==> design/flow/design.v <==
module MAC (
  input  wire        clk    ,
  input  wire        rst    ,
  input  wire [ 7:0] a_in   ,
  input  wire [ 7:0] w_in   ,
  input  wire [23:0] sum_in ,
  output reg  [23:0] sum_out,
  output wire [ 7:0] a_out  ,
  output wire [ 7:0] w_out
);
  reg [7:0] a_reg, w_reg;
  wire [23:0] sum    ;
  wire [15:0] product;
  assign product = a_reg * w_reg;
  assign sum     = sum_in + product;
  assign a_out   = a_reg;
  assign w_out   = w_reg;
  always @(posedge clk) begin
    a_reg   <= a_in;
    w_reg   <= w_in;
    sum_out <= sum;
  end
endmodule
module Quantization (
  input  wire [23:0] data_in ,
  output wire [ 7:0] data_out
);
  assign data_out = data_in < 255 ? data_in : 255;
endmodule
module Activation (
  input  wire [7:0] data_in ,
  input  wire [7:0] thresh  ,
  output wire [7:0] data_out
);
  assign data_out = data_in < thresh ? 0 : data_in;
endmodule
module Array #(parameter N = 4) (
  input  wire       clk          ,
  input  wire       rst          ,
  input  wire       start        ,
  input  wire [8*N-1:0] a_in    ,
  input  wire [8*N-1:0] w_in    ,
  output wire [8*N-1:0] y_out   ,
  output wire       ready        ,
  output wire       done
);
  wire [ 7:0] mac_a_in   [0:N-1][0:N-1];
  wire [ 7:0] mac_w_in   [0:N-1][0:N-1];
  wire [23:0] mac_sum_in [0:N-1][0:N-1];
  wire [23:0] mac_sum_out[0:N-1][0:N-1];
  wire [ 7:0] mac_a_out  [0:N-1][0:N-1];
  wire [ 7:0] mac_w_out  [0:N-1][0:N-1];
  wire [7:0] quantization[0:N-1];
  wire [7:0] activation  [0:N-1];
  parameter IDLE         = 2'b00;
  parameter LOAD_WEIGHTS = 2'b01;
  parameter COMPUTE      = 2'b10;
  parameter DONE         = 2'b11;
  reg [ 1:0] state, next_state;
  reg [31:0] counter;
  always @(posedge clk or posedge rst) begin
    if (rst) begin
      state <= IDLE;
    end else begin
      state <= next_state;
    end
  end
  always @(*) begin
    case (state)
      IDLE : begin
        next_state <= start ? LOAD_WEIGHTS : IDLE;
      end
      LOAD_WEIGHTS : begin
        next_state <= counter == N-1 ? COMPUTE : LOAD_WEIGHTS;
      end
      COMPUTE : begin
        next_state <= counter == 4*N-1 ? DONE : COMPUTE;
      end
      DONE : begin
        next_state <= IDLE;
      end
      default : next_state <= IDLE;
    endcase
  end
  assign ready = state == IDLE;
  assign done  = state == DONE;
  always @(posedge clk or posedge rst) begin
    if (rst) begin
      counter <= 0;
    end else begin
      if (state == IDLE) begin
        counter <= 0;
      end else begin
        counter <= counter + 1;
      end
    end
  end
  generate
    for (genvar i = 0; i < N; i = i + 1) begin
      for (genvar j = 0; j < N; j = j + 1) begin
        MAC mac_i_j (
          .clk(clk),
          .rst(rst),
          .a_in(mac_a_in[i][j]),
          .w_in(mac_w_in[i][j]),
          .sum_in(mac_sum_in[i][j]),
          .sum_out(mac_sum_out[i][j]),
          .a_out(mac_a_out[i][j]),
          .w_out(mac_w_out[i][j])
        );
        if (j != N-1) begin
          assign mac_a_in[i][j+1] = mac_a_out[i][j];
        end
        if (i != N-1) begin
          assign mac_sum_in[i+1][j] = mac_sum_out[i][j];
        end
        if (i > 0)
          assign mac_w_in[i][j] = state == LOAD_WEIGHTS ? mac_w_out[i-1][j] : mac_w_out[i][j];
      end
      assign mac_sum_in[0][i] = 0;
      assign mac_a_in[i][0]   = a_in[8*i+:8];
      assign mac_w_in[0][i]   = state == LOAD_WEIGHTS ? w_in[8*i+:8] : mac_w_out[0][i];
    end
  endgenerate
  generate
    for (genvar i = 0; i < N; i = i + 1) begin
      Quantization quantization_i (
        .data_in(mac_sum_out[N-1][i]),
        .data_out(quantization[i])
      );
      Activation activation_i (
        .data_in (quantization[i]),
        .thresh  (10             ),
        .data_out(activation[i]  )
      );
      assign y_out[8*i+:8] = activation[i];
    end
  endgenerate
endmodule
module top #(parameter N = 4) (
  input  wire           clk  ,
  input  wire           rst  ,
  input  wire           start,
  input  wire [8*N-1:0] a_in ,
  input  wire [8*N-1:0] w_in ,
  output wire [8*N-1:0] y_out,
  output wire           ready,
  output wire           done
);
  Array #(.N(N)) dut (
    .clk  (clk  ),
    .rst  (rst  ),
    .start(start),
    .a_in (a_in ),
    .w_in (w_in ),
    .y_out(y_out),
    .ready(ready),
    .done (done )
  );
endmodule
==> design/flow/run.sh <==
#!/bin/bash
# the make line also repeats each setting of config.mk as NAME=value (left out here)
make -C /OpenROAD-flow-scripts/flow DESIGN_CONFIG=/design/flow/config.mk WORK_HOME=/design/flow/orfs CLKGATE_MAP_FILE= finish
==> design/flow/config.mk <==
export PLATFORM = sky130hd
export DESIGN_NAME = top
export DESIGN_NICKNAME = top
export VERILOG_FILES = /design/flow/design.v
export SDC_FILE = /design/flow/constraint.sdc
export NUM_CORES = 4
export LEC_CHECK = 0
export CAP_MARGIN = 20
export CORE_MARGIN = 2
export CORE_UTILIZATION = 70
export SLEW_MARGIN = 20
==> design/flow/constraint.sdc <==
create_clock -name core_clock -period 4.07 [get_ports {clk}]
set_input_delay 0.8140 -clock core_clock [delete_from_list [all_inputs] [get_ports {clk}]]
set_output_delay 0.8140 -clock core_clock [all_outputs]
set_load 0.01 [all_outputs]
==> flow_results.org, run 1 <==
#+TITLE: Synthesis and PnR summary

** Worst setup path
- Worst path buffer plus inverter count :: 2
- Crit path depth :: 14
- Number of cells traversed by the worst register-to-register path :: 14
- Among all stages on the critical path, the maximum delay recorded is 550 ps.
- Cell family contributing the most delay on the critical path :: adder cells
- The most numerous cell type found on the critical path is sky130_fd_sc_hd__fa_1.
- STA classifies the critical path startpoint as a flip-flop.
- The capture point of the worst register-to-register path is recorded as dut.genblk1[3].genblk1[2].mac_i_j.sum_out[17].
- Setup crit end :: dut.genblk1[3].genblk1[2].mac_i_j.sum_out[17]
- Data on the critical path is required at its endpoint by 4600 ps.
- The worst register-to-register path begins at dut.genblk1[3].genblk1[2].mac_i_j.w_reg[5].
- OpenSTA lists the critical path startpoint as dut.genblk1[3].genblk1[2].mac_i_j.w_reg[5].
- Kind of critical path :: reg2reg
- For the worst setup path, the data arrival time is 4920 ps.
- Cell breakdown of the critical path :: and2_4, fa_1, fa_1, fa_1, inv_2, fa_1, inv_1, ha_2, a21o_1, or3_4, o2111ai_4, nand2_2, a221oi_2, xnor2_1
- Highest net fanout along the worst path :: 5
- CP max stage cell :: sky130_fd_sc_hd__fa_1
- CP endpoint kind :: flip-flop
- The worst-case reg-to-reg setup slack stands at -320 ps.

** Global route
- Summed over all routing layers, the global router reports a total usage of 30.1%.
- Wire length of the first global-routing pass :: 195 mm
- The number of global-route vias before repair came to 41481.
- Initial antenna violation count :: 0
- Entering global routing, the biggest net connects 68 pins.
- Per the GRT congestion report, total overflow comes to 0.

** Logic synthesis
- The biggest area contributor in the post-synthesis netlist is sky130_fd_sc_hd__fa_1.
- Xor/xnor share of the synthesized area :: 3.10%
- Net count after synthesis :: 7007
- The top cell type by area accounts for 27.8% of the synthesized area.
- Synthesized netlist cell count :: 5579
- Top area cell types :: sky130_fd_sc_hd__fa_1, sky130_fd_sc_hd__dfxtp_1, sky130_fd_sc_hd__ha_1, sky130_fd_sc_hd__inv_1, sky130_fd_sc_hd__and2_1
- The synthesis report lists the Yosys warning total as 2.
- Share of flip-flops with an asynchronous set or reset :: 6.29%
- In the Yosys report the total cell count is 5579.
- For this run the top cell type by instance count after synthesis was sky130_fd_sc_hd__inv_1.
- Mux frac, synth :: 0.0557%
- The synthesized netlist devotes 42.0% of its cell area to adder and majority cells.
- Sequential cells were found to cover 24.0% of the synthesized design area.
- For reference, compound AND-OR and OR-AND cells occupy 6.19% of the area reported after synthesis.
- Post-synthesis chip area from yosys :: 0.0539 sq mm
- Post-Synth Simple-Gate Area :: 14.9%
- The number of different library cells used by synthesis comes to 80.
- By count the netlist is led by sky130_fd_sc_hd__inv_1, sky130_fd_sc_hd__fa_1, sky130_fd_sc_hd__and2_1, sky130_fd_sc_hd__ha_1, sky130_fd_sc_hd__nand2_1.
- Before any placement, the netlist area is recorded as 0.0539 sq mm.
- Synthesis inferred 572 register bits.
- In the synthesized netlist the dominant register cell turns out to be sky130_fd_sc_hd__dfxtp_1.
- Number of enable-type register cells in the synthesized netlist :: 128
- Among the non-sequential cells, adder cells take the most area.
- Average instance area after synthesis :: 9.66 sq um

** Final timing
- Slew headroom :: 32.9%
- Slew of the pin with the lowest slew margin :: 1010 ps
- Setup total negative slack :: -8120 ps
- Final setup viols :: 62
- RSZ-0062 raised after global routing :: true
- Fmax :: 228 MHz
- In the finished design, the share of the clock period the worst path needs comes to 108%.
- Between clock sinks in the finished design, the worst skew comes to 34.2 ps.
- Slew Viols, Final :: 0
- Per the final timing report, the hold violations number 0.
- Post-layout minimum cycle time :: 4390 ps
- Worst setup margin :: -318 ps

** Power
- Power density relative to cell area :: 817 mW/mm^2
- Leakage power :: 34.1 nW
- The internal power of the cells totals 31.6 mW.
- Combinational power for this build is 41.2 mW.
- Power attributed to sequential cells :: 8.14 mW
- Sum of internal, switching and leakage power :: 55.6 mW
- Clk power :: 6.17 mW
- Combinational share of power :: 74.2%
- Looking at the power breakdown, sequential logic takes 14.7% of the total.
- The switching portion of total power comes to 43.1%.
- The group that draws the most power in this run is combinational logic.
- The flow reports that the clock network draws 11.1% of the design power.
- Sw power :: 23.9 mW
- In this run the VDD rail shows a maximum IR drop of 0.643 mV.

** Clock network
- The H-tree was split into 3 levels.
- TritonCTS built the clock tree.
- Insertion delay of the later-clocked pin in the worst-skew pair :: 620 ps
- In this run, CTS created clock tree buffers numbering 70.
- Largest buffer count on any clock path :: 3
- Sink count of the clock tree :: 572
- Clock tree root buffer cell :: sky130_fd_sc_hd__clkbuf_16
- Clock-pin slew was measured on the worst setup and hold paths at 60 ps.

** Die
- FP Core Util :: 70.9%
- According to the floorplan report, the total die area is 0.0792 sq mm.
- IO Pins :: 101
- The total area inside the core boundary comes to 0.0761 sq mm.
- Measured along the x axis, the die boundary spans 282 um.
- Vertical extent of the die :: 282 um
- Std cell rows :: 101

** Status
- Layout check failures :: setup timing
- Result of the run :: finished with violations

** Flow run
- Summing over the stages, the warning tally comes to 31.
- # Max-Cap Violations :: 0

** Min path
- Worst hold path type :: reg2reg
- Along the worst hold path, the cell count comes to 0.
- For hold timing, the worst endpoint is dut.genblk1[2].genblk1[2].mac_i_j.a_reg[1].
- Min-delay src :: dut.genblk1[2].genblk1[1].mac_i_j.a_reg[1]

** Final layout
- Layout Area Growth over Synthesis :: 26.1%
- Final layout net count :: 7923
- The final report gives the core utilization as 89.4%.
- The final layout report lists a filler cell count of 3506.

** Place
- During placement, the flow inserted port buffers numbering 100.
- Gpl congestion :: 0.888
- For this run the detailed placement stage logged an HPWL of 88.6 mm.

** Route
- Number of optimization iterations in the first detailed-route pass :: 6
- Summing over every cut layer, the via total after detailed routing is 40692.
- The detailed router finished its first iteration with 2336 violations.
- In the routed design, unresolved DRC markers number 0.
- The script logs the ratio of routed vias to standard cells as 5.37.
- Routed wire length :: 128 mm
- Nets still carrying antenna violations after routing amount to 0.
- The script logs the mean routed wire length per placed instance as 16.9 um.
- Antenna diodes :: 0
-- stage by stage --
step / hold slack, ps / instance area (sq um) / setup slack, ps / instances
6_report: 439 / 68000 / -318 / 7580
5_1_grt: 450 / 68000 / -446 / 7580
4_1_cts: 443 / 65500 / -223 / 7492
3_5_place_dp: 438 / 60900 / -319 / 7275
3_3_place_gp: 444 / 60900 / -205 / 7275
2_1_floorplan: 346 / 54300 / -129 / 5579
-- final cells by class --
cell class	instances	area, sq um	share of cell area [%]
clock buffers	84	1870	2.74
inverters	1376	5160	7.60
multi-input cells	3597	39000	57.3
repair buffers	878	7290	10.7
well taps	1030	1290	1.90
flip-flops and latches	572	13000	19.1
clock inverters	43	405	0.596
-- per-layer routing --
layer | part of all wire (%) | vias up | track usage (%)
li1 | - | 19018 | -
met1 | 42 | 20185 | 40.8
met2 | 50 | 1175 | 51.9
met3 | 4.4 | 314 | 3.15
met4 | 3.0 | 0 | 8.37
met5 | 0 | - | 0
-- timing repair --
item,in CTS,in global routing
hold endpoints to repair,0,0
endpoints found under the setup margin,87,126
pin swaps,325,384
hold buffers,0,0
setup buffers,95,102
gates cloned,0,0
resized,403,480
==> inputs of run 2 (changes only) <==
Settings changed: ABC_AREA set to 0, CORE_UTILIZATION 70 to 72, CTS_CLUSTER_SIZE set to 57, PLACE_DENSITY set to 0.64, SETUP_SLACK_MARGIN set to 1.18.
Clock period 4.07 ns to 4.08 ns, I/O delays scaled along.
==> flow_results.org, run 2 <==
#+TITLE: Synthesis and PnR summary

** Global route
- Total global-route track usage over all layers is 32.8%.
- Number of global-route vias before repair :: 43465
- The first global-routing pass estimated 207 mm of wire.
- Initial antenna violation count :: 0
- Entering global routing, the biggest net connects 131 pins.
- Total global routing overflow :: 0

** Logic synthesis
- Share of flip-flops with an asynchronous set or reset :: 6.29%
- Of the total synthesized cell area, the portion taken by AND-OR and OR-AND cells is 6.19%.
- Sequential area share after synthesis :: 24.0%
- Ys flop type :: sky130_fd_sc_hd__dfxtp_1
- Synthesis Warnings :: 2
- Ranked by instance count, the synthesized netlist is headed by sky130_fd_sc_hd__inv_1, sky130_fd_sc_hd__fa_1, sky130_fd_sc_hd__and2_1, sky130_fd_sc_hd__ha_1, sky130_fd_sc_hd__nand2_1.
- Mux frac, synth :: 0.0557%
- The synthesized netlist handed to floorplanning was reported with a cell count of 5579.
- Summing every instance area after synthesis gives 0.0539 sq mm.
- The synthesized netlist has a Yosys-reported chip area of 0.0539 sq mm.
- Post-Synth Simple-Gate Area :: 14.9%
- By area the synthesized netlist is led by sky130_fd_sc_hd__fa_1, sky130_fd_sc_hd__dfxtp_1, sky130_fd_sc_hd__ha_1, sky130_fd_sc_hd__inv_1, sky130_fd_sc_hd__and2_1.
- Synthesis instantiated 80 different standard cells from the library.
- Counting flops with a built-in enable in the synthesized netlist gives 128.
- The synthesis run identifies the leading combinational cell family as adder cells.
- In this run, the synthesized area fraction spent on xor and xnor cells is recorded as 3.10%.
- In this run the biggest area consumer among cell types represents 27.8% of the synthesized area.
- Sorting the synthesis cell report by count puts at the top sky130_fd_sc_hd__inv_1.
- The number of nets handed over by synthesis was 7007.
- After synthesis the netlist holds a flip-flop and latch count of 572.
- Yosys cell count :: 5579
- Yosys adder share :: 42.0%
- Each instance of the synthesized netlist takes up on average 9.66 sq um.
- Cell type with the largest total area :: sky130_fd_sc_hd__fa_1

** Worst setup path
- The worst setup path is of the reg2reg kind.
- Per STA, the highest per-stage delay on the worst path measures 550 ps.
- The number of cells on the worst reg-to-reg path is 14.
- Worst path buffer plus inverter count :: 3
- For reference, the critical path is captured by dut.genblk1[1].genblk1[2].mac_i_j.sum_out[14].
- Per STA, the library cell used most along the worst path is sky130_fd_sc_hd__fa_1.
- Of all nets on the critical path, the largest fanout is 6.
- STA classifies the critical path startpoint as a flip-flop.
- Cell breakdown of the critical path :: nand2_2, fa_1, inv_2, fa_1, fa_1, inv_2, fa_1, inv_2, ha_4, a2111o_1, o21ai_2, o21ai_2, or4_1, nand4_1
- Worst setup path startpoint :: dut.genblk1[1].genblk1[2].mac_i_j.w_reg[3]
- The launch point of the worst register-to-register path is recorded as dut.genblk1[1].genblk1[2].mac_i_j.w_reg[3].
- Counting buffers and inverters, the worst setup path is 14 cells deep.
- STA puts the critical path data required time at 4650 ps.
- On the critical path, the stage with the largest delay is an instance of sky130_fd_sc_hd__fa_1.
- Data arrives at the worst endpoint at 5040 ps.
- Capture instance of the worst register-to-register path :: dut.genblk1[1].genblk1[2].mac_i_j.sum_out[14]
- Cell family contributing the most delay on the critical path :: adder cells
- The worst setup path is captured at a flip-flop.
- Worst reg2reg setup slack :: -390 ps

** Route
- Routed wire length :: 150 mm
- Detailed-route iteration 0 reported a violation count of 3176.
- Via density :: 5.78
- The first TritonRoute pass finished after 5 iterations.
- The routed layout has 43093 vias.
- In the routed design, unresolved DRC markers number 0.
- Remaining antenna violation count after routing :: 0
- Antenna diodes :: 0
- TritonRoute output was used to compute an average wire per cell of 20.2 um.

** Final timing
- The critical path in the final layout is reported with a setup slack of -387 ps.
- Setup violations remaining at the end of the flow were counted as 97.
- Endpoints failing hold in the final report were tallied at 0.
- RSZ-0062 raised after global routing :: true
- Final critical-path share of the clock period :: 109%
- Summed over all failing endpoints, the final setup total negative slack is -15390 ps.
- Slew headroom :: 42.3%
- Between clock sinks in the finished design, the worst skew comes to 33.4 ps.
- Post-layout minimum cycle time :: 4470 ps
- Across all hold checks on the routed design, the worst slack comes to 438 ps.
- Static timing analysis puts the maximum clock frequency at 224 MHz.
- Slew Viols, Final :: 0
- At the pin with the least slew margin, the transition time is 866 ps.

** Clock network
- CTS placed an instance of sky130_fd_sc_hd__clkbuf_16 at the clock tree root.
- Post-CTS clock slew at the launch and capture registers of the worst setup and hold paths :: 70 ps
- Number of buffers inserted by hold repair at cts :: 0
- Largest buffer count on any clock path :: 3
- Clock tree from TritonCTS :: yes
- The H-tree was split into 3 levels.
- CTS added clock buffers totalling 66.
- As reported, the later end of the worst-skew pair has a clock insertion delay of 640 ps.
- Sink count of the clock tree :: 572

** Die
- Std cell rows :: 100
- The initial utilization of the core area, before any placement, comes to 72.5%.
- According to the I/O placement log, the pin count is 101.
- After floorplanning, the core was sized to cover 0.0743 sq mm.
- Measured along the y axis, the die boundary spans 278 um.
- Total Die Area :: 0.0771 sq mm
- According to the floorplan report, the die width is 278 um.

** Flow run
- # Max-Cap Violations :: 0
- The logs give a warning total of 33.

** Power
- Part of the total power dissipated in sequential elements :: 14.0%
- The clock network power reported by the tool is 6.03 mW.
- Per the breakdown, switching nets consume 44.4% of all power.
- Internal portion of total power :: 32.3 mW
- Power density relative to cell area :: 854 mW/mm^2
- Sum of internal, switching and leakage power :: 58.1 mW
- Peak supply drop :: 0.714 mV
- The flow reports that the clock network draws 10.4% of the design power.
- The power report lists the combinational group at 43.9 mW.
- Power attributed to sequential cells :: 8.16 mW
- Of all power groups, the one with the highest power is combinational logic.
- Leakage power :: 33.9 nW
- Combinational logic burns 75.6% of the power.
- Summed over all nets, the switching power comes to 25.8 mW.

** Min path
- Min-delay src :: dut.genblk1[2].genblk1[1].mac_i_j.a_reg[2]
- The worst hold path was traced through 0 stages.
- Worst hold path type :: reg2reg
- Worst Hold Endpoint :: dut.genblk1[2].genblk1[2].mac_i_j.a_reg[2]

** Final layout
- Layout Area Growth over Synthesis :: 26.2%
- For this run, the post-layout net count is 7858.
- Fin area :: 0.0680 sq mm

** Place
- Per the detailed placement report, the placed cell area equals 0.0609 sq mm.
- Detailed placer's ending HPWL :: 89.1 mm
- The congestion estimate from routability-driven global placement came to 0.867.
- Count of port buffers added during placement :: 100

** Status
- The flow ran to the end, but the layout failed its checks.
- Layout check failures :: setup timing
-- run 2: what timing repair did --
action,CTS,global route
setup buffers,148,115
resized,328,444
endpoints found under the hold margin,0,0
setup endpoints to repair,249,253
pin swaps,294,296
-- run 2: cell type report --
cell class | instances | area, sq um
clock inverter | 35 | 328
timing repair buffer | 817 | 6910
inverter | 1376 | 5160
multi-input combinational | 3597 | 39600
clock buffer | 86 | 1860
fill | 2786 | 6280
sequential | 572 | 13000
tap | 969 | 1210
-- run 2: stage by stage --
stage | utilization (%) | std cells | setup WS [ps]
3_3_place_gp | 82.0 | 7068 | -213
2_1_floorplan | - | 5579 | -119
4_1_cts | 88.0 | 7337 | -157
3_5_place_dp | 82.0 | 7068 | -305
5_1_grt | 91.6 | 7452 | -524
6_report | 91.6 | 7452 | -387
-- run 2: per-layer routing --
layer	vias to the layer above	track usage [%]	part of all wire, %
met5	-	0	0
met1	21276	41.5	37
met4	0	11.4	5.3
met2	2198	58.7	51
li1	18893	-	-
met3	726	3.34	6.2
==> inputs of run 3 (changes only) <==
Settings changed: ABC_AREA 0 to unset, CELL_PAD_IN_SITES_DETAIL_PLACEMENT set to 0, CORE_ASPECT_RATIO set to 0.71, CORE_UTILIZATION 72 to 50, CTS_CLUSTER_DIAMETER set to 190, CTS_CLUSTER_SIZE 57 to unset, PLACE_DENSITY 0.64 to unset, PLACE_DENSITY_LB_ADDON set to 0.03, SETUP_SLACK_MARGIN 1.18 to unset, SLEW_MARGIN 20 to 25.
Clock period 4.08 ns to 6.72 ns, I/O delays scaled along.
==> flow_results.org, run 3 <==
#+TITLE: Synthesis and PnR summary

** Status
- Result of the run :: timing/DRC/antenna clean

** Route
- For this sky-water flow run, the detailed-routed wirelength per cell is reported as 15.2 um.
- Number of optimization iterations in the first detailed-route pass :: 5
- In the routed design, unresolved DRC markers number 0.
- Via density :: 4.80
- Once iteration 0 of detailed routing completed, the report listed 1613 DRC markers.
- Routed via count :: 34658
- Antenna diodes :: 0
- Routed wire length :: 109 mm
- Once detail routing completed, the nets flagged for antenna violations numbered 0.

** Power
- Switch share :: 43.8%
- Power Combinational :: 15.6 mW
- The leakage component of the power was reported as 29.9 nW.
- The biggest slice of the total power is consumed by combinational logic.
- Power density relative to cell area :: 415 mW/mm^2
- The worst VDD IR drop from the latest analysis is 0.229 mV.
- Combinational logic is responsible for 63.8% of the overall power.
- Clk power :: 3.91 mW
- In this run, flip-flops and latches consume 20.2% of the power.
- The power report puts the net switching power at 10.7 mW.
- The clock network is responsible for 16.0% of the overall power.
- Internal portion of total power :: 13.8 mW
- Power attributed to sequential cells :: 4.95 mW

** Clock network
- Clock tree root buffer cell :: sky130_fd_sc_hd__clkbuf_16
- Largest buffer count on any clock path :: 3
- Insertion delay of the later-clocked pin in the worst-skew pair :: 650 ps
- Counting the buffers created by CTS gives 68.
- The report puts the hold buffer count at CTS at 0.
- Post_cts resized :: 0
- Post-CTS clock slew at the launch and capture registers of the worst setup and hold paths :: 60 ps
- Clock tree from TritonCTS :: yes
- The number of setup buffers added after CTS is 0.
- The clock tree has to reach 572 sinks.
- Number of levels the H-tree was split into :: 3

** Worst setup path
- Worst setup path startpoint :: dut.genblk1[1].genblk1[1].mac_i_j.w_reg[3]
- For the worst reg-to-reg path, the endpoint reported by OpenROAD is dut.genblk1[1].genblk1[1].mac_i_j.sum_out[16].
- For the worst reg-to-reg path, the startpoint reported by OpenROAD is dut.genblk1[1].genblk1[1].mac_i_j.w_reg[3].
- CP max stage cell :: sky130_fd_sc_hd__edfxtp_1
- Worst path buffer plus inverter count :: 3
- Worst stage delay on the critical path :: 620 ps
- Highest net fanout along the worst path :: 9
- CP required :: 7240 ps
- Logic depth along the worst register-to-register path is recorded as 15.
- The most critical setup path has its endpoint at dut.genblk1[1].genblk1[1].mac_i_j.sum_out[16].
- Per the OpenROAD timing report, the critical path contains 15 cells.
- Kind of critical path :: reg2reg
- The worst-case reg-to-reg setup slack stands at 2000 ps.
- Worst path arrival time :: 5240 ps
- Worst Setup Start Kind :: flip-flop
- The timing report attributes the biggest portion of critical-path delay to adder cells.
- Most used cell, CP :: sky130_fd_sc_hd__fa_1
- Listed in order, past its start point the critical path passes nand2_1, fa_1, inv_1, fa_1, fa_1, inv_1, fa_1, inv_1, ha_1, a211oi_1, o211ai_1, a41oi_1, o21ai_1, a21oi_1, xor2_1.
- CP endpoint kind :: flip-flop

** Final timing
- The slew check shows that the tightest pin keeps a relative margin of 50.0%.
- Fmax :: 212 MHz
- In the final run the clock tree shows a worst skew of 26.0 ps.
- Slew of the pin with the lowest slew margin :: 750 ps
- Hold Violations, Final :: 0
- Across all hold checks on the routed design, the worst slack comes to 459 ps.
- Final setup viols :: 0
- Setup repair after global routing left no endpoint under its margin.
- In the final timing run, aggregate negative setup slack is 0 ps.
- Post-layout minimum cycle time :: 4720 ps
- Final critical-path share of the clock period :: 70.2%
- Slew Viols, Final :: 0

** Logic synthesis
- Post-Synth Simple-Gate Area :: 14.9%
- The number of nets in the synthesized netlist is 7007.
- Cell type with the largest total area :: sky130_fd_sc_hd__fa_1
- In the synthesized netlist, the cells that appear most often are sky130_fd_sc_hd__inv_1, sky130_fd_sc_hd__fa_1, sky130_fd_sc_hd__and2_1, sky130_fd_sc_hd__ha_1, sky130_fd_sc_hd__nand2_1.
- Number of flip-flops and latches in the synthesized netlist :: 572
- Per the post-synthesis report, the number of cells in the design is 5579.
- Mux frac, synth :: 0.0557%
- The synthesized netlist has a Yosys-reported chip area of 0.0539 sq mm.
- Xor/xnor share of the synthesized area :: 3.10%
- Top area cell types :: sky130_fd_sc_hd__fa_1, sky130_fd_sc_hd__dfxtp_1, sky130_fd_sc_hd__ha_1, sky130_fd_sc_hd__inv_1, sky130_fd_sc_hd__and2_1
- Number of enable-type register cells in the synthesized netlist :: 128
- Post-Syn Area :: 0.0539 sq mm
- Warnings reported by Yosys during synthesis add up to 2.
- Dominant combinational family :: adder cells
- The synthesized netlist devotes 42.0% of its cell area to adder and majority cells.
- After synthesis, the share of flip-flops with an asynchronous set or reset is 6.29%.
- In the post-synthesis netlist, the cell with the most instances is sky130_fd_sc_hd__inv_1.
- Area share of the leading cell type in the synthesized netlist :: 27.8%
- Yosys cell count :: 5579
- Ys flop type :: sky130_fd_sc_hd__dfxtp_1
- Count of unique library cells instantiated by Yosys :: 80
- Sequential area share after synthesis :: 24.0%
- Area fraction in compound gates :: 6.19%
- Average instance area after synthesis :: 9.66 sq um

** Final layout
- Between the synthesized netlist and the finished layout, the area growth was recorded as 9.39%.
- The net count of the finished layout is 7146.
- Finished Layout Cells :: 7215

** Min path
- The number of cells on the worst hold path is listed as 1.
- Worst hold path type :: reg2reg
- The startpoint identified for the worst hold timing path is dut.state[3].
- The endpoint of the worst hold path is reported as dut.state[0].

** Die
- IO Pins :: 101
- Total Die Area :: 0.111 sq mm
- FP Core Util :: 50.4%
- The die is 394 um wide.
- Vertical extent of the die :: 281 um
- Std cell rows :: 101
- Core Area :: 0.107 sq mm

** Global route
- Number of global-route vias before repair :: 35124
- Entering global routing, the biggest net connects 51 pins.
- The global routing report lists combined usage of all routing layers as 20.5%.
- Initial antenna violation count :: 1
- The first global-routing pass estimated 185 mm of wire.
- Total global routing overflow :: 0

** Flow run
- The stage logs contain a warning count of 26.
- Across the run, the number of max-cap violations was 0.

** Place
- Cell count after placement :: 7090
- The wire-length estimate of the detail-placed layout is 89.8 mm.
- Buffers placed on the I/O ports in this run total 100.
- Gpl congestion :: 0.809
-- run 3: per-layer routing --
layer	share of wire, %	wire length, um	up-vias	track usage, %
met5	0	0	-	0
met4	1.4	1510	0	3.34
met3	3.8	4190	95	3.21
met2	38	42000	504	28.2
met1	56	61700	16614	33.7
li1	-	-	17445	-
-- run 3: per-stage QoR --
step | worst slack [ps] | total power, mW | area [sq um] | utilization [%]
final | 2000 | 24.5 | 59000 | 55.2
after global routing | 1680 | 27.3 | 59000 | 55.2
after CTS | 1990 | 24.7 | 59000 | 55.2
after detailed placement | 2030 | 20.6 | 56600 | 52.9
after global placement | 2000 | 20.5 | 56600 | 52.9
after floorplan | 2320 | 17.3 | 53900 | -
-- run 3: final cells by class --
cell class	count	area, sq um
Tap cell	1442	1800
Timing Repair Buffer	103	1020
Clock inverter	37	435
Multi-Input combinational cell	3597	35700
Fill cell	9770	47900
Sequential cell	572	12900
Clock buffer	88	1930
Inverter	1376	5160
==> inputs of run 4 (changes only) <==
Settings changed: ABC_AREA set to 1, CELL_PAD_IN_SITES_DETAIL_PLACEMENT 0 to unset, CORE_ASPECT_RATIO 0.71 to unset, CORE_UTILIZATION 50 to 72, CTS_CLUSTER_DIAMETER 190 to unset, CTS_CLUSTER_SIZE set to 57, PLACE_DENSITY set to 0.64, PLACE_DENSITY_LB_ADDON 0.03 to unset, SETUP_SLACK_MARGIN set to -0.18, SLEW_MARGIN 25 to 20.
Clock period 6.72 ns to 3.07 ns, I/O delays scaled along.
==> flow_results.org, run 4 <==
#+TITLE: Implementation results

** Logic synthesis
- Looking at the gate-level netlist, the highest instance count belongs to sky130_fd_sc_hd__inv_1.
- In this run, the synthesized area fraction spent on adder and majority cells is recorded as 39.4%.
- Synthesis Warnings :: 2
- In the synthesized netlist the async set-or-reset flop fraction comes to 6.29%.
- The synthesized design contains 128 enable-type register cells.
- Average instance area after synthesis :: 7.87 sq um
- Yosys stat counts 7297 cells in the synthesized netlist.
- Summing the sequential cell areas from Yosys gives 22.5% of the chip area.
- Of the total synthesized cell area, the portion taken by AND-OR and OR-AND cells is 3.37%.
- At floorplan, the net count of the design was reported as 8725.
- Grouping non-sequential cells by family puts the most area in adder cells.
- The post-synth register bit count is 572.
- Commonest cells in the synthesized netlist :: sky130_fd_sc_hd__inv_1, sky130_fd_sc_hd__nand2_1, sky130_fd_sc_hd__fa_1, sky130_fd_sc_hd__ha_1, sky130_fd_sc_hd__dfxtp_1
- Of the total synthesized cell area, the portion taken by AND, OR, NAND and NOR gates is 16.4%.
- The area recorded from the Yosys report for this design is 0.0574 sq mm.
- The mapped netlist covers 0.0574 sq mm.
- Synthesized netlist cell count :: 7297
- Mux frac, synth :: 0%
- Ys flop type :: sky130_fd_sc_hd__dfxtp_1
- Counting distinct cell types in the post-synthesis netlist gives 36.
- Area share of the leading cell type in the synthesized netlist :: 26.1%
- The synthesis report lists the most area-consuming cells as sky130_fd_sc_hd__fa_1, sky130_fd_sc_hd__inv_1, sky130_fd_sc_hd__dfxtp_1, sky130_fd_sc_hd__ha_1, sky130_fd_sc_hd__nand2_1.
- Xor/xnor share of the synthesized area :: 1.79%
- Cell type with the largest total area :: sky130_fd_sc_hd__fa_1

** Die
- The core region is 0.0790 sq mm.
- Vertical extent of the die :: 286 um
- For this configuration, the core starts out at a cell density of 72.7%.
- The floorplan step set the die width to 286 um.
- The chip occupies 0.0820 sq mm.
- IO Pins :: 101
- Std cell rows :: 103

** Place
- Cell count after placement :: 8900
- RePlAce ended its routability-driven mode at a weighted congestion of 0.897.
- Count of port buffers added during placement :: 100
- Worst Setup Slack post-DPL :: -820 ps
- For this run the detailed placement stage logged an HPWL of 106 mm.

** Global route
- The global routing report lists combined usage of all routing layers as 93.9%.
- Total global routing overflow :: 2594

** Clock network
- Number of buffers inserted during clock tree synthesis :: 67
- CTS saw 572 sinks.
- Number of levels the H-tree was split into :: 3
- Number of buffers inserted by hold repair at cts :: 0
- Per the CTS log, the root buffer master is sky130_fd_sc_hd__clkbuf_16.
- The longest clock path from root to sink contains 3 buffers.

** Status
- Last stage the flow got to :: global routing
- The first error in the log reads "[ERROR GRT-0232] Routing congestion too high. Check the congestion heatmap in the GUI".
- The run stopped with a tool error.
==> run 4: through the flow <==
step	setup TNS [ps]	utilization, %	hold WS (ps)	power, mW	cell area [sq um]
floorplan	-69200	-	326	126	60800
global placement	-104120	84.0	432	168	66400
detailed placement	-121850	84.0	445	175	66400
CTS	-116690	91.0	394	208	71900
==> run 4: what timing repair did <==
item | 4_1_cts
pin swaps | 479
resized | 605
endpoints found under the setup margin | 205
buffers inserted | 163
==> run 4: routing by layer <==
layer	overflow	track usage (%)
met2	1617	108
met5	15	57.1
met4	857	106
met3	64	81.5
met1	41	87.8
==> inputs of run 5 (changes only) <==
Settings changed: ABC_AREA 1 to unset, CORE_UTILIZATION 72 to 69, CTS_CLUSTER_SIZE 57 to 99, PLACE_DENSITY 0.64 to unset, SETUP_SLACK_MARGIN -0.18 to unset.
Clock period 3.07 ns to 4.77 ns, I/O delays scaled along.
==> flow_results.org, run 5 <==
#+TITLE: Synthesis and PnR summary

** Power
- Power attributed to sequential cells :: 6.93 mW
- Power density relative to cell area :: 578 mW/mm^2
- Combinational power for this build is 21.9 mW.
- Fraction of power consumed by the clock network :: 14.9%
- The internal portion of the total power is 19.2 mW.
- Summed over all cells, the static leakage comes to 30.0 nW.
- The worst-case IR drop observed on VDD is 0.384 mV.
- Per the breakdown, switching nets consume 43.4% of all power.
- Looking at the group totals, the largest power group turns out to be combinational logic.
- Sw power :: 14.7 mW
- Overall power consumption after layout is estimated at 33.9 mW.
- Combinational share of power :: 64.7%
- Clk power :: 5.05 mW
- Part of the total power dissipated in sequential elements :: 20.5%

** Worst setup path
- The launch point of the worst register-to-register path is recorded as dut.genblk1[1].genblk1[2].mac_i_j.w_reg[7].
- Per STA, the highest per-stage delay on the worst path measures 550 ps.
- The worst setup path is captured at a flip-flop.
- The setup check on the worst reg-to-reg path leaves a slack of 210 ps.
- Per the STA report, the cell with the highest stage delay on the worst path is sky130_fd_sc_hd__fa_1.
- The cell that appears most often on the critical path is sky130_fd_sc_hd__fa_1.
- Capture instance of the worst register-to-register path :: dut.genblk1[1].genblk1[2].mac_i_j.sum_out[14]
- The worst setup path is of the reg2reg kind.
- Worst Setup Start Kind :: flip-flop
- CP required :: 5310 ps
- Broken down by cell family, the worst path's largest delay share belongs to adder cells.
- Max fanout on the critical path was recorded as 8.
- Together, buffers and inverters on the worst path number 2.
- Per STA, the startpoint of the critical path is dut.genblk1[1].genblk1[2].mac_i_j.w_reg[7].
- Cell breakdown of the critical path :: and2_1, fa_1, fa_1, fa_1, inv_1, fa_1, inv_1, ha_1, a2111o_1, o21ai_2, o21ai_2, or4_1, nand4_1
- Setup crit end :: dut.genblk1[1].genblk1[2].mac_i_j.sum_out[14]
- Per the OpenROAD timing report, the critical path contains 13 cells.
- Worst path arrival time :: 5110 ps
- The report puts the cell count of the worst reg-to-reg path at 13.

** Place
- Count of port buffers added during placement :: 100
- Cell count after placement :: 6722
- Detailed placer's ending HPWL :: 81.3 mm
- Gpl congestion :: 0.868

** Final layout
- Final layout net count :: 7193
- After filler insertion, the fill cell instance count of the layout stands at 5726.
- The final report lists a non-filler cell total of 6855.
- Relative to the synthesized area, the layout overhead comes to 8.85%.

** Logic synthesis
- Among all cell types in the netlist, the one instantiated most often is sky130_fd_sc_hd__inv_1.
- Count of unique library cells instantiated by Yosys :: 80
- Yosys adder share :: 42.0%
- Post-Syn Area :: 0.0539 sq mm
- According to the Yosys statistics, the synthesized design has a chip area of 0.0539 sq mm.
- The main area contributors are sky130_fd_sc_hd__fa_1, sky130_fd_sc_hd__dfxtp_1, sky130_fd_sc_hd__ha_1, sky130_fd_sc_hd__inv_1, sky130_fd_sc_hd__and2_1.
- After Yosys synthesis, AND-OR and OR-AND compound gates account for 6.19% of the synthesized area.
- The synthesis report gives the async set-or-reset register share as 6.29%.
- For this design, Yosys synthesis ends with a cell count of 5579.
- For this run, the register share of the synthesized area comes to 24.0%.
- Among all flip-flop cells after synthesis, the most frequent one is sky130_fd_sc_hd__dfxtp_1.
- Net count after synthesis :: 7007
- For reference, XOR and XNOR gates occupy 3.10% of the area reported after synthesis.
- Mux frac, synth :: 0.0557%
- The synthesis log from Yosys contains 2 warnings.
- Average instance area after synthesis :: 9.66 sq um
- Synthesized netlist cell count :: 5579
- Dominant combinational family :: adder cells
- Commonest cells in the synthesized netlist :: sky130_fd_sc_hd__inv_1, sky130_fd_sc_hd__fa_1, sky130_fd_sc_hd__and2_1, sky130_fd_sc_hd__ha_1, sky130_fd_sc_hd__nand2_1
- The biggest area contributor in the post-synthesis netlist is sky130_fd_sc_hd__fa_1.
- The post-synth count of flops with an enable pin is 128.
- The top cell type by area accounts for 27.8% of the synthesized area.
- The post-synth register bit count is 572.
- The synthesized netlist devotes 14.9% of its cell area to simple gates.

** Route
- Antenna diodes :: 0
- Wires add up to 100 mm.
- The routed layout reports a DRC error count of 0.
- Per the detail_route log, met3 wirelength is 4.02 mm.
- The detailed router finished its first iteration with 1814 violations.
- Routed metal-1 wire length :: 48.4 mm
- In this run the top signal layer used is met4.
- Per the detail_route report, routed wire per instance is 14.6 um.
- Routed via count :: 35527
- The iteration count recorded for the first detailed-route pass is 7.
- In the routed layout, each cell is associated on average with a via count of 5.18.
- Routed length on met2 :: 46.0 mm
- Remaining antenna violation count after routing :: 0

** Final timing
- Fmax :: 219 MHz
- Final setup viols :: 0
- Hold Slack :: 433 ps
- Slew Viols, Final :: 0
- RSZ-0062 raised after global routing :: false
- Post-layout minimum cycle time :: 4560 ps
- Slew of the pin with the lowest slew margin :: 958 ps
- After routing, the total negative slack on setup checks comes to 0 ps.
- Slew headroom :: 36.1%
- Final critical-path share of the clock period :: 95.7%
- Hold Violations, Final :: 0
- Worst setup skew after layout :: 31.6 ps

** Clock network
- Clock tree from TritonCTS :: yes
- CTS placed an instance of sky130_fd_sc_hd__clkbuf_16 at the clock tree root.
- Per the skew report, the later register of the worst-skew pair sees a clock latency of 600 ps.
- Largest buffer count on any clock path :: 3
- Number of levels the H-tree was split into :: 3
- Per the TritonCTS log, the buffer count is 68.
- Sink count of the clock tree :: 572
- Post-CTS clock slew at the launch and capture registers of the worst setup and hold paths :: 60 ps

** Flow run
- In this run the tools logged warnings totalling 28.
- # Max-Cap Violations :: 0

** Min path
- For the worst min-delay path, the startpoint reported by OpenROAD is dut.genblk1[1].genblk1[2].mac_i_j.a_reg[3].
- Worst hold path type :: reg2reg
- Looking at the hold checks, the worst path lands on dut.genblk1[1].genblk1[3].mac_i_j.a_reg[3].
- The worst hold path passes through 0 cells.

** Die
- The region available for standard cell placement spans 0.0773 sq mm.
- IO Pins :: 101
- Std cell rows :: 102
- The vertical die dimension reported for this design is 284 um.
- According to the floorplan report, the total die area is 0.0804 sq mm.
- The horizontal die dimension reported for this design is 284 um.
- The initial utilization of the core area, before any placement, comes to 69.7%.

** Global route
- Number of global-route vias before repair :: 36768
- Entering global routing, the biggest net connects 62 pins.
- Wire length of the first global-routing pass :: 175 mm
- The initial antenna violation count is 0.
- The total overflow left after global routing is 0.
- Tot GR Track Use :: 26.0%

** Status
- The run finished with no timing, DRC or antenna violations.
-- run 5: per-layer routing --
| metal | track usage [%] | up-vias |
|---|---|---|
| li1 | - | 17532 |
| met1 | 37.7 | 17260 |
| met2 | 42.3 | 624 |
| met3 | 2.85 | 111 |
| met4 | 5.95 | 0 |
| met5 | 0 | - |
-- run 5: layout make-up --
class / instances / area [sq um] / area share (%)
clock buffers: 105 / 2050 / 3.50
inverters: 1376 / 5160 / 8.80
well taps: 1040 / 1300 / 2.22
multi-input cells: 3597 / 35700 / 60.9
repair buffers: 150 / 1380 / 2.35
flip-flops and latches: 572 / 12900 / 22.0
clock inverters: 15 / 134 / 0.228
-- run 5: timing repair --
item	4_1_cts	5_1_grt
hold endpoints to repair	0	0
gates resized	0	8
setup endpoints to repair	0	10
setup buffers	0	13
hold buffers	0	0
-- run 5: stage by stage --
step                setup slack, ps  util, %  instance area, sq um
floorplan                       370        -                 53900
global placement                214     72.9                 56400
detailed placement              132     72.9                 56400
CTS                            93.3     75.7                 58500
global route                   2.79     75.9                 58700
finish                          206     75.9                 58700
==> inputs of run 6 (changes only) <==
Settings changed: CAP_MARGIN 20 to 30, CELL_PAD_IN_SITES_DETAIL_PLACEMENT set to 1, CORE_UTILIZATION 69 to 27, CTS_CLUSTER_SIZE 99 to 78, GPL_ROUTABILITY_DRIVEN set to 0, GPL_TIMING_DRIVEN set to 0, MAX_ROUTING_LAYER set to met4, MIN_ROUTING_LAYER set to met2.
Clock period 4.77 ns to 5.0 ns, I/O delays scaled along.
==> flow_results.org, run 6 <==
#+TITLE: Synthesis and PnR summary

** Final layout
- Final layout net count :: 7193
- The flow measured a signed area growth from synthesis to layout of 13.0%.
- For the completed layout, the total cell area is recorded as 0.0609 sq mm.

** Route
- Via density :: 5.98
- Number of optimization iterations in the first detailed-route pass :: 8
- Count of routing violations after the opening detailed-route iteration :: 5960
- DRC :: 0
- Routed wire length :: 129 mm
- Remaining antenna violation count after routing :: 0
- WL per Instance :: 15.2 um
- The detailed router placed 50724 vias in this run.

** Worst setup path
- Cell breakdown of the critical path :: clkbuf_1, nand2_1, fa_1, inv_1, fa_1, inv_1, fa_1, fa_1, inv_1, ha_1, o21a_1, a211o_1, a21oi_1, o21ai_1, a21oi_1, xnor2_1
- In this run the worst setup path begins at dut.genblk1[3].genblk1[0].mac_i_j.w_reg[0].
- According to the timing report, the data required time at the worst endpoint equals 5580 ps.
- Setup crit end :: dut.genblk1[3].genblk1[0].mac_i_j.sum_out[17]
- Worst Setup Start Kind :: flip-flop
- Worst path buffer plus inverter count :: 4
- CP max stage cell :: sky130_fd_sc_hd__fa_1
- Most used cell, CP :: sky130_fd_sc_hd__fa_1
- The data arrival time reported for the critical path is 5370 ps.
- The worst setup path is captured at a flip-flop.
- Kind of critical path :: reg2reg
- The worst-case reg-to-reg setup slack stands at 210 ps.
- For the worst reg-to-reg path, the endpoint reported by OpenROAD is dut.genblk1[3].genblk1[0].mac_i_j.sum_out[17].
- For this run, the slowest stage of the critical path takes 530 ps.
- Crit path depth :: 16
- Number of cells traversed by the worst register-to-register path :: 16
- Highest net fanout along the worst path :: 8
- Broken down by cell family, the worst path's largest delay share belongs to adder cells.
- Reg2reg start :: dut.genblk1[3].genblk1[0].mac_i_j.w_reg[0]

** Place
- Port buffering added 100 buffers.
- The wire-length estimate of the detail-placed layout is 102 mm.
- Post-DP Area :: 0.0583 sq mm
- Worst Setup Slack post-DPL :: -20.8 ps

** Logic synthesis
- Of the combinational cells, the family taking the most area is adder cells.
- After synthesis, the mean cell area works out to 9.66 sq um.
- Share of flip-flops with an asynchronous set or reset :: 6.29%
- For this run, the number of Yosys warnings is 2.
- Synthesized netlist cell count :: 5579
- In the post-synthesis netlist, the cell with the most instances is sky130_fd_sc_hd__inv_1.
- Mux frac, synth :: 0.0557%
- Post-Synth Simple-Gate Area :: 14.9%
- Post-synthesis chip area from yosys :: 0.0539 sq mm
- Yosys mapped a number of flops with a built-in enable equal to 128.
- For this run, the leading register cell type out of synthesis is sky130_fd_sc_hd__dfxtp_1.
- The cell-mix breakdown from Yosys lists the adder-cell area share as 42.0%.
- Post-Syn Area :: 0.0539 sq mm
- The commonest cells after synthesis are sky130_fd_sc_hd__inv_1, sky130_fd_sc_hd__fa_1, sky130_fd_sc_hd__and2_1, sky130_fd_sc_hd__ha_1, sky130_fd_sc_hd__nand2_1.
- Yosys cell count :: 5579
- The top cell type by area accounts for 27.8% of the synthesized area.
- In the Yosys stats the netlist draws on 80 distinct library cells.
- Net count after synthesis :: 7007
- Top area cell types :: sky130_fd_sc_hd__fa_1, sky130_fd_sc_hd__dfxtp_1, sky130_fd_sc_hd__ha_1, sky130_fd_sc_hd__inv_1, sky130_fd_sc_hd__and2_1
- The largest total area in the synthesized netlist belongs to sky130_fd_sc_hd__fa_1.
- Xor/xnor share of the synthesized area :: 3.10%
- Area fraction in compound gates :: 6.19%
- Number of flip-flops and latches in the synthesized netlist :: 572
- Sequential area share after synthesis :: 24.0%

** Final timing
- Final setup viols :: 0
- The routed design could run at a clock period as short as 4790 ps.
- Hold-check failures listed in the final report amount to 0.
- RSZ-0062 raised after global routing :: false
- Slew of the pin with the lowest slew margin :: 807 ps
- The tightest hold path in the finished design has a slack of 451 ps.
- Slew headroom :: 46.1%
- The critical path in the final layout is reported with a setup slack of 209 ps.
- In the final run the clock tree shows a worst skew of 30.0 ps.
- For reference, the final report shows the max-slew violation count at 0.
- The final timing summary puts the cycle share of the worst path at 95.8%.
- Static timing analysis puts the maximum clock frequency at 209 MHz.
- Adding up every negative setup slack in the final design gives 0 ps.

** Power
- Peak supply drop :: 0.370 mV
- In this run the static leakage power is 30.1 nW.
- Fraction of power consumed by the clock network :: 16.1%
- Cell internal power was estimated by the tool at 18.6 mW.
- The power report lists the sequential group at 6.66 mW.
- Of the total power, combinational logic draws 64.5%.
- The net switching power in the latest report is 15.7 mW.
- Switching power as a fraction of the total was reported as 45.8%.
- The dominant power group in this design is combinational logic.
- Power attributed to the clock group is 5.52 mW.
- Power Combinational :: 22.1 mW
- Power density relative to cell area :: 563 mW/mm^2
- The share of total power dissipated in sequential elements is 19.4%.

** Die
- FP Core Util :: 27.1%
- Horizontal die dimension :: 451 um
- The floorplan step set the die height to 451 um.
- Pin placement for this block handled 101 I/O pins.
- Total Die Area :: 0.203 sq mm
- Std cell rows :: 164
- Core Area :: 0.199 sq mm

** Global route
- Entering global routing, the biggest net connects 48 pins.
- Summed over all layers, the global routing overflow is 0.
- Initial antenna violation count :: 0
- Across every metal layer, demand over resource in global routing totals 20.3%.
- The number of global-route vias before repair is 61452.
- Wire length of the first global-routing pass :: 216 mm

** Status
- The run finished with no timing, DRC or antenna violations.

** Clock network
- On the reported timing paths, the clock transition at the registers reads 60 ps.
- Clock tree root buffer cell :: sky130_fd_sc_hd__clkbuf_16
- Number of buffers inserted during clock tree synthesis :: 75
- Per the skew report, the later register of the worst-skew pair sees a clock latency of 700 ps.
- The CTS log lists the clock sinks for this run as 572.
- Counting along the longest clock path gives a buffer depth of 3.
- Clock tree from TritonCTS :: yes
- The clock H-tree reported by CTS has 3 levels.

** Min path
- For the worst min-delay path, the startpoint reported by OpenROAD is dut.genblk1[3].genblk1[1].mac_i_j.a_reg[6].
- Hold path depth :: 0
- The min-delay analysis places its worst path in the category reg2reg.
- Worst Hold Endpoint :: dut.genblk1[3].genblk1[2].mac_i_j.a_reg[6]

** Flow run
- # Max-Cap Violations :: 0
- Across all stage logs, warnings added up to 26.
-- run 6: through the flow --
stage / std cells / power (mW) / util (%)
after floorplan: 5579 / 23.3 / -
after detailed placement: 8338 / 28.4 / 29.3
final: 8488 / 34.3 / 30.6
after global routing: 8484 / 38.3 / 30.6
after global placement: 8335 / 27.1 / 29.3
after CTS: 8477 / 34.2 / 30.5
-- run 6: routing by layer --
layer  share of wire (%)  track usage, %  vias up
li1                    -               -    17471
met1                   0               -    19021
met2                  57            25.0    13271
met3                  37            24.5      961
met4                 5.3            2.96        0
met5                   0               -        -
-- run 6: final cells by class --
type,instances,area [sq um]
diodes,4,10.0
plain buffers,32,135
clock buffers,106,2180
clock inverters,34,317
fillers,23001,138000
inverters,1376,5160
multi-input cells,3597,35800
flip-flops and latches,572,12900
well taps,2656,3320
repair buffers,111,1130
-- run 6: timing repair --
action	CTS	global route
resized	0	24
setup endpoints to repair	1	17
hold buffers	0	0
setup buffers	0	8
cloned	0	0
==> inputs of run 7 (changes only) <==
Settings changed: ABC_AREA set to 1, CAP_MARGIN 30 to 20, CELL_PAD_IN_SITES_DETAIL_PLACEMENT 1 to 2, CORE_MARGIN 2 to 7, CORE_UTILIZATION 27 to 71, CTS_CLUSTER_DIAMETER set to 248, CTS_CLUSTER_SIZE 78 to unset, GPL_TIMING_DRIVEN 0 to 1, MIN_ROUTING_LAYER met2 to unset, PLACE_DENSITY set to 0.72, SETUP_SLACK_MARGIN set to 0.59.
Clock period 5.0 ns to 7.76 ns, I/O delays scaled along.
==> flow_results.org, run 7 <==
#+TITLE: Implementation results

** Status
- The flow did not finish.
- Last stage the flow got to :: detailed placement
- First Error :: [ERROR DPL-0033] detailed placement checks failed during check placement.

** Die
- For this configuration, the core starts out at a cell density of 71.5%.
- From bottom edge to top edge, the die measures 298 um.
- According to the floorplan report, the die width is 298 um.
- The chip occupies 0.0890 sq mm.
- Core Area :: 0.0803 sq mm
- After floorplanning, the core was divided into 104 placement rows.
- IO Pins :: 101

** Logic synthesis
- Most repeated cell in the gate-level netlist after synthesis :: sky130_fd_sc_hd__inv_1
- Yosys mapped a number of flops with a built-in enable equal to 128.
- Synthesis Warnings :: 2
- Yosys shows that the main logic family after synthesis is adder cells.
- Measured against the total synthesized area, the mux share comes to 0%.
- Ys flop type :: sky130_fd_sc_hd__dfxtp_1
- Cell type with the largest total area :: sky130_fd_sc_hd__fa_1
- For this run, the chip area from Yosys synthesis comes to 0.0574 sq mm.
- Net count after synthesis :: 8725
- Counting flops with an async set or reset pin after synthesis yields a share of 6.29%.
- Yosys cell count :: 7297
- Counting instances in the post-synthesis netlist gives the leading cell types as sky130_fd_sc_hd__inv_1, sky130_fd_sc_hd__nand2_1, sky130_fd_sc_hd__fa_1, sky130_fd_sc_hd__ha_1, sky130_fd_sc_hd__dfxtp_1.
- Xor/xnor share of the synthesized area :: 1.79%
- Sequential area share after synthesis :: 22.5%
- After synthesis, the netlist uses 36 different library cells.
- Once synthesis finished, the tally of register bits stood at 572.
- After Yosys synthesis, AND-OR and OR-AND compound gates account for 3.37% of the synthesized area.
- After synthesis, the largest area contributor takes up 26.1% of total cell area.
- Yosys adder share :: 39.4%
- Top area cell types :: sky130_fd_sc_hd__fa_1, sky130_fd_sc_hd__inv_1, sky130_fd_sc_hd__dfxtp_1, sky130_fd_sc_hd__ha_1, sky130_fd_sc_hd__nand2_1
- In this run the cell area of the synthesized design comes to 0.0574 sq mm.
- Average instance area after synthesis :: 7.87 sq um
- Per the post-synthesis report, the number of cells in the design is 7297.
- Post-Synth Simple-Gate Area :: 16.4%

** Place
- As logged by OpenROAD, the buffers inserted on ports number 100.
## run 7: metrics by stage
step,std cells,power [mW],instance area [sq um]
after floorplan,7297,40.1,57400
after global placement,8201,47.6,58800
==> inputs of run 8 (changes only) <==
Settings changed: ABC_AREA 1 to unset, CELL_PAD_IN_SITES_DETAIL_PLACEMENT 2 to unset, CORE_MARGIN 7 to 2, CORE_UTILIZATION 71 to 70, CTS_CLUSTER_DIAMETER 248 to unset, GPL_ROUTABILITY_DRIVEN 0 to unset, GPL_TIMING_DRIVEN 1 to unset, MAX_ROUTING_LAYER met4 to unset, PLACE_DENSITY 0.72 to 0.65, SETUP_SLACK_MARGIN 0.59 to unset.
Clock period 7.76 ns to 4.08 ns, I/O delays scaled along.
==> flow_results.org, run 8 <==
#+TITLE: Synthesis and PnR summary

** Min path
- Worst Hold Endpoint :: dut.genblk1[2].genblk1[2].mac_i_j.a_reg[1]
- Min-delay src :: dut.genblk1[2].genblk1[1].mac_i_j.a_reg[1]
- Worst hold path type :: reg2reg
- The number of cells on the worst hold path is listed as 0.

** Worst setup path
- Setup crit end :: dut.genblk1[2].genblk1[0].mac_i_j.sum_out[17]
- STA lists the startpoint of the worst register-to-register path as dut.genblk1[2].genblk1[0].mac_i_j.w_reg[2].
- The capture point of the worst register-to-register path is recorded as dut.genblk1[2].genblk1[0].mac_i_j.sum_out[17].
- Worst path arrival time :: 4990 ps
- According to the timing report, the critical path is launched from dut.genblk1[2].genblk1[0].mac_i_j.w_reg[2].
- Cell family contributing the most delay on the critical path :: adder cells
- For the worst setup path, the data required time is 4560 ps.
- Crit path depth :: 16
- STA classifies the critical path startpoint as a flip-flop.
- Along the worst path, the maximum fanout reaches 4.
- STA classifies the critical path endpoint as a flip-flop.
- Worst path buffer plus inverter count :: 4
- Most used cell, CP :: sky130_fd_sc_hd__fa_1
- STA reports a reg2reg setup slack of -430 ps.
- Worst stage delay on the critical path :: 540 ps
- Cell breakdown of the critical path :: buf_6, nand2_4, fa_1, fa_1, inv_2, fa_1, inv_1, fa_1, inv_2, ha_4, a21oi_2, nor2b_1, a41o_1, a211oi_2, a21oi_1, xor2_1
- Kind of critical path :: reg2reg
- The worst register-to-register path has a depth of 16.
- CP max stage cell :: sky130_fd_sc_hd__fa_1

** Route
- Via density :: 5.46
- Count of routing violations after the opening detailed-route iteration :: 2503
- Summing over every cut layer, the via total after detailed routing is 41536.
- For this block, the routed nets add up to 136 mm of wire.
- After detailed routing, the number of remaining DRC violations is 0.
- The final antenna diode tally reported by the flow is 0.
- Number of optimization iterations in the first detailed-route pass :: 7
- Remaining antenna violation count after routing :: 0
- WL per Instance :: 17.8 um

** Clock network
- The longest clock path from root to sink contains 3 buffers.
- Number of buffers inserted during clock tree synthesis :: 68
- On the reported timing paths, the clock transition at the registers reads 60 ps.
- Clock tree synthesis selected as its root buffer the cell sky130_fd_sc_hd__clkbuf_16.
- Sink count of the clock tree :: 572
- In this run, post-CTS hold repair placed 0 buffers.
- TritonCTS built the clock tree.
- Number of levels the H-tree was split into :: 3
- The skew report gives the latency at the later pin of the worst-skew pair as 640 ps.

** Power
- The analysis attributes to net switching a power of 24.5 mW.
- Per report_power, the sequential group accounts for 14.5% of the total.
- The design draws 56.1 mW.
- Power Combinational :: 41.9 mW
- Fraction of power consumed by the clock network :: 10.8%
- Power density relative to cell area :: 820 mW/mm^2
- Power attributed to sequential cells :: 8.14 mW
- Leakage power :: 34.2 nW
- Switch share :: 43.7%
- Biggest power consumer among the groups :: combinational logic
- Cell internal power was estimated by the tool at 31.6 mW.
- Clk power :: 6.04 mW
- Combinational share of power :: 74.7%
- Peak supply drop :: 0.622 mV

** Logic synthesis
- Ys flop type :: sky130_fd_sc_hd__dfxtp_1
- Yosys shows that the main logic family after synthesis is adder cells.
- Number of flip-flops and latches in the synthesized netlist :: 572
- Of the post-synthesis cell area, the part taken by muxes is 0.0557%.
- Cell type with the largest total area :: sky130_fd_sc_hd__fa_1
- Top area cell types :: sky130_fd_sc_hd__fa_1, sky130_fd_sc_hd__dfxtp_1, sky130_fd_sc_hd__ha_1, sky130_fd_sc_hd__inv_1, sky130_fd_sc_hd__and2_1
- Xor/xnor share of the synthesized area :: 3.10%
- After synthesis, the mean cell area works out to 9.66 sq um.
- Per the synthesis report, the simple-gate share of the synthesized area is 14.9%.
- Yosys mapped the design onto 80 distinct sky130hd cell types.
- Share of flip-flops with an asynchronous set or reset :: 6.29%
- The stat command in Yosys gives a chip area of 0.0539 sq mm.
- For this run, the register share of the synthesized area comes to 24.0%.
- The synthesized instance count is 5579.
- Commonest cells in the synthesized netlist :: sky130_fd_sc_hd__inv_1, sky130_fd_sc_hd__fa_1, sky130_fd_sc_hd__and2_1, sky130_fd_sc_hd__ha_1, sky130_fd_sc_hd__nand2_1
- Most repeated cell in the gate-level netlist after synthesis :: sky130_fd_sc_hd__inv_1
- Yosys adder share :: 42.0%
- Net count after synthesis :: 7007
- The top cell type by area accounts for 27.8% of the synthesized area.
- Number of enable-type register cells in the synthesized netlist :: 128
- The cell-mix breakdown from Yosys lists the compound-gate area share as 6.19%.
- Post-Syn Area :: 0.0539 sq mm
- The warning tally printed by Yosys for this design is 2.
- Yosys cell count :: 5579

** Final layout
- The final layout contains 7951 nets.
- Layout Area Growth over Synthesis :: 26.7%
- Fin area :: 0.0683 sq mm
- Per the layout report, the design carries 3380 filler cells.

** Final timing
- After layout, the minimum clock period comes to 4510 ps.
- Slew of the pin with the lowest slew margin :: 669 ps
- In this run the tightest slew margin relative to its limit is 55.0%.
- For reference, the final report shows the hold violation count at 0.
- Final critical-path share of the clock period :: 111%
- The final timing report lists a max-slew violation count of 0.
- RSZ-0062 raised after global routing :: true
- In the final report, the number of endpoints failing setup comes to 83.
- In the final run the clock tree shows a worst skew of 32.5 ps.
- The tightest hold path in the finished design has a slack of 401 ps.
- The flow reports an fmax of 222 MHz.
- Once routing completed, OpenROAD measured the worst setup slack at -434 ps.

** Die
- Horizontal die dimension :: 282 um
- Total Die Area :: 0.0792 sq mm
- IO Pins :: 101
- For reference, the placement row count at floorplan is 101.
- The initial utilization of the core area, before any placement, comes to 70.9%.
- Vertical extent of the die :: 282 um
- The core region is 0.0761 sq mm.

** Place
- After detailed placement, the total cell area comes to 0.0609 sq mm.
- Gpl congestion :: 0.882
- Detailed placer's ending HPWL :: 89.2 mm
- Count of port buffers added during placement :: 100

** Status
- Layout check failures :: setup timing
- Result of the run :: finished with violations

** Global route
- Pin count of the biggest net entering global routing :: 52
- GR Util met1 :: 39.2%
- Total global routing overflow :: 0
- The layer flagged by global routing as most heavily used is met2.
- Tot GR Track Use :: 29.8%
- Number of global-route vias before repair :: 41059
- GR Util met2 :: 52.1%
- Wire length of the first global-routing pass :: 192 mm
- The initial antenna violation count is 0.
- In the global route stage, met3 resource usage came out at 3.18%.

** Flow run
- # Max-Cap Violations :: 0
- Across all stage logs, warnings added up to 31.
## run 8: cell type report
class / count / area, sq um / area share (%)
flip-flops and latches: 572 / 13000 / 19.0
clock inverters: 35 / 320 / 0.469
multi-input cells: 3597 / 39100 / 57.3
inverters: 1376 / 5160 / 7.56
repair buffers: 908 / 7540 / 11.0
clock buffers: 90 / 1890 / 2.77
well taps: 1030 / 1290 / 1.89
## run 8: what timing repair did
action                                 in CTS  in global routing
setup buffers                              97                135
setup endpoints to repair                  88                121
endpoints found under the hold margin       0                  0
gates cloned                                0                  0
pin swaps                                 266                413
resized                                   356                557
## run 8: stage by stage
step | setup slack (ps) | util, % | instances | setup TNS, ps
after CTS | -232 | 85.6 | 7489 | -3270
after global placement | -224 | 80.0 | 7269 | -4800
after global routing | -499 | 89.8 | 7608 | -23350
final | -434 | 89.8 | 7608 | -11230
after detailed placement | -339 | 80.0 | 7269 | -11250
after floorplan | -119 | - | 5579 | -434
## run 8: routing by layer
layer | vias to the layer above | wire, um
met1 | 20534 | 54800
met3 | 464 | 6450
met2 | 1461 | 69300
met5 | - | 0
met4 | 0 | 5200
li1 | 19077 | -
==> inputs of run 9 (changes only) <==
Settings changed: CORE_UTILIZATION 70 to 72, CTS_CLUSTER_SIZE set to 53, PLACE_DENSITY 0.65 to 0.64.
Clock period 4.08 ns to 4.07 ns, I/O delays scaled along.
==> flow_results.org, run 9 <==
#+TITLE: Synthesis and PnR summary

** Status
- The run finished, with violations left.
- Layout check failures :: setup timing

** Place
- Post-DP Area :: 0.0607 sq mm
- The congestion estimate from routability-driven global placement came to 0.875.
- Per the placement log, port buffering inserted 100 buffers.
- Summed over all nets, the half-perimeter wirelength after detailed placement is 88.8 mm.

** Power
- The flow reports power dissipated in the clock network as 6.41 mW.
- Internal portion of total power :: 32.4 mW
- Power density relative to cell area :: 860 mW/mm^2
- Peak supply drop :: 0.592 mV
- Combinational share of power :: 75.2%
- Power Combinational :: 44.2 mW
- Biggest power consumer among the groups :: combinational logic
- Leakage power :: 34.3 nW
- The script computed the net switching share of total power as 45.0%.
- The flow reports that sequential cells draw 13.9% of the design power.
- Power attributed to sequential cells :: 8.19 mW
- The script extracted a net switching power of 26.4 mW.

** Logic synthesis
- The synthesized netlist contains 80 unique library cells.
- Average instance area after synthesis :: 9.66 sq um
- Among all cell types in the netlist, the one instantiated most often is sky130_fd_sc_hd__inv_1.
- Per the synthesis report, the adder-cell share of the synthesized area is 42.0%.
- For reference, the mux area share after synthesis is 0.0557%.
- Number of flip-flops and latches in the synthesized netlist :: 572
- Post-Syn Area :: 0.0539 sq mm
- Area fraction in compound gates :: 6.19%
- The area recorded from the Yosys report for this design is 0.0539 sq mm.
- The area fraction of the largest cell type after synthesis is 27.8%.
- Synthesized netlist cell count :: 5579
- The cell-mix breakdown from Yosys lists the simple-gate area share as 14.9%.
- Share of flip-flops with an asynchronous set or reset :: 6.29%
- Among the non-sequential cells, adder cells take the most area.
- Per the post-synthesis report, the nets total 7007.
- Looking at the cell usage after synthesis, the top flip-flop cell is sky130_fd_sc_hd__dfxtp_1.
- Sequential area share after synthesis :: 24.0%
- Xor/xnor share of the synthesized area :: 3.10%

** Worst setup path
- Crit path depth :: 15
- The slowest stage of the critical path is the sky130_fd_sc_hd__fa_1 cell.
- Worst reg2reg setup slack :: -460 ps
- STA classifies the critical path endpoint as a flip-flop.
- The launch point of the critical path was reported as dut.genblk1[1].genblk1[0].mac_i_j.w_reg[4].
- Capture instance of the worst register-to-register path :: dut.genblk1[1].genblk1[0].mac_i_j.sum_out[15]
- Most used cell, CP :: sky130_fd_sc_hd__fa_1
- STA lists the startpoint of the worst register-to-register path as dut.genblk1[1].genblk1[0].mac_i_j.w_reg[4].
- The worst setup path is of the reg2reg kind.
- Setup crit end :: dut.genblk1[1].genblk1[0].mac_i_j.sum_out[15]
- The worst setup path is launched from a flip-flop.
- Cell family contributing the most delay on the critical path :: adder cells
- The data required time reported for the critical path is 4570 ps.
- STA shows the worst reg2reg path with a cell count of 15.
- The timing report notes that buffer and inverter cells on the critical path total 3.
- Worst stage delay on the critical path :: 600 ps
- Highest net fanout along the worst path :: 7
- Listed in order, past its start point the critical path passes nand2_1, fa_1, fa_1, inv_1, fa_1, inv_2, fa_1, inv_2, ha_4, o21a_1, o31a_1, nor2b_4, o31ai_4, o41ai_2, xnor2_1.

** Global route
- Number of global-route vias before repair :: 43436
- Met3 Resource Use GR :: 3.32%
- Looking at the global route congestion table, the highest-usage layer is met2.
- Initial antenna violation count :: 1
- Tot GR Track Use :: 32.1%
- Wire length of the first global-routing pass :: 205 mm
- Entering global routing, the biggest net connects 54 pins.
- The total overflow left after global routing is 0.
- Global routing used 57.4% of the available met2 tracks.

** Clock network
- Counting along the longest clock path gives a buffer depth of 3.
- The clock net in this run drives a total of 572 sinks.
- TritonCTS built the clock tree.
- Post-CTS clock slew at the launch and capture registers of the worst setup and hold paths :: 60 ps
- The root buffer cell chosen for the clock tree is sky130_fd_sc_hd__clkbuf_16.
- In this run the number of H-tree levels came out at 3.
- Clock tree synthesis inserted a total of 67 buffers.

** Route
- For this run, the detailed router reports a per-instance via density of 5.90.
- The routed layout has 44538 vias.
- The first routing iteration left 3693 violations.
- Routed wire length :: 158 mm
- Per the detail_route report, routed wire per instance is 20.9 um.
- Per the detail_route report, inserted antenna diodes total 0.
- Remaining antenna violation count after routing :: 0
- DRC :: 0

** Final timing
- Final setup viols :: 103
- Slew of the pin with the lowest slew margin :: 693 ps
- Post-layout minimum cycle time :: 4530 ps
- Worst setup skew after layout :: 29.3 ps
- RSZ-0062 raised after global routing :: true
- Worst setup margin :: -465 ps
- Slew headroom :: 53.4%
- On the final layout, the worst hold slack is 416 ps.
- Final critical-path share of the clock period :: 111%
- Slew Viols, Final :: 0

** Final layout
- After the flow finishes, the layout carries non-filler instances totaling 7544.
- The area growth from synthesis to layout is 26.9%.
- For this run, the share of the core covered by cells in the final layout is 92.0%.
- Final layout net count :: 7949

** Die
- IO Pins :: 101
- At the floorplan stage, the core utilization is reported as 72.5%.
- The floorplan has 100 rows.
- Total Die Area :: 0.0771 sq mm
- The core region is 0.0743 sq mm.

** Min path
- Min-delay src :: dut.genblk1[0].genblk1[0].mac_i_j.a_reg[1]
- Worst Hold Endpoint :: dut.genblk1[0].genblk1[1].mac_i_j.a_reg[1]
- Hold path depth :: 0
- Worst hold path type :: reg2reg

** Flow run
- # Max-Cap Violations :: 0
==> run 9: cell type report <==
| cell class | instances | area [sq um] |
|---|---|---|
| inverters | 1376 | 5160 |
| well taps | 969 | 1210 |
| fillers | 2718 | 5930 |
| clock buffers | 92 | 1970 |
| flip-flops and latches | 572 | 13000 |
| repair buffers | 907 | 7540 |
| clock inverters | 31 | 373 |
| multi-input cells | 3597 | 39100 |
==> run 9: timing repair <==
action | in CTS | in global routing
buffers inserted | 111 | 141
pin swaps | 266 | 421
endpoints found under the setup margin | 90 | 128
hold buffers | 0 | 0
gates resized | 358 | 592
==> run 9: through the flow <==
step | setup TNS, ps | worst slack (ps)
floorplan | -494 | -129
global placement | -4690 | -198
detailed placement | -10360 | -348
CTS | -4270 | -302
global route | -32900 | -631
finish | -20980 | -465
==> run 9: layer usage <==
metal	wire, um	share of wire, %
met1	57100	36
met4	10600	6.7
met5	14	0.0089
met3	10800	6.8
met2	79500	50
Power and IR drop assume default switching activity.
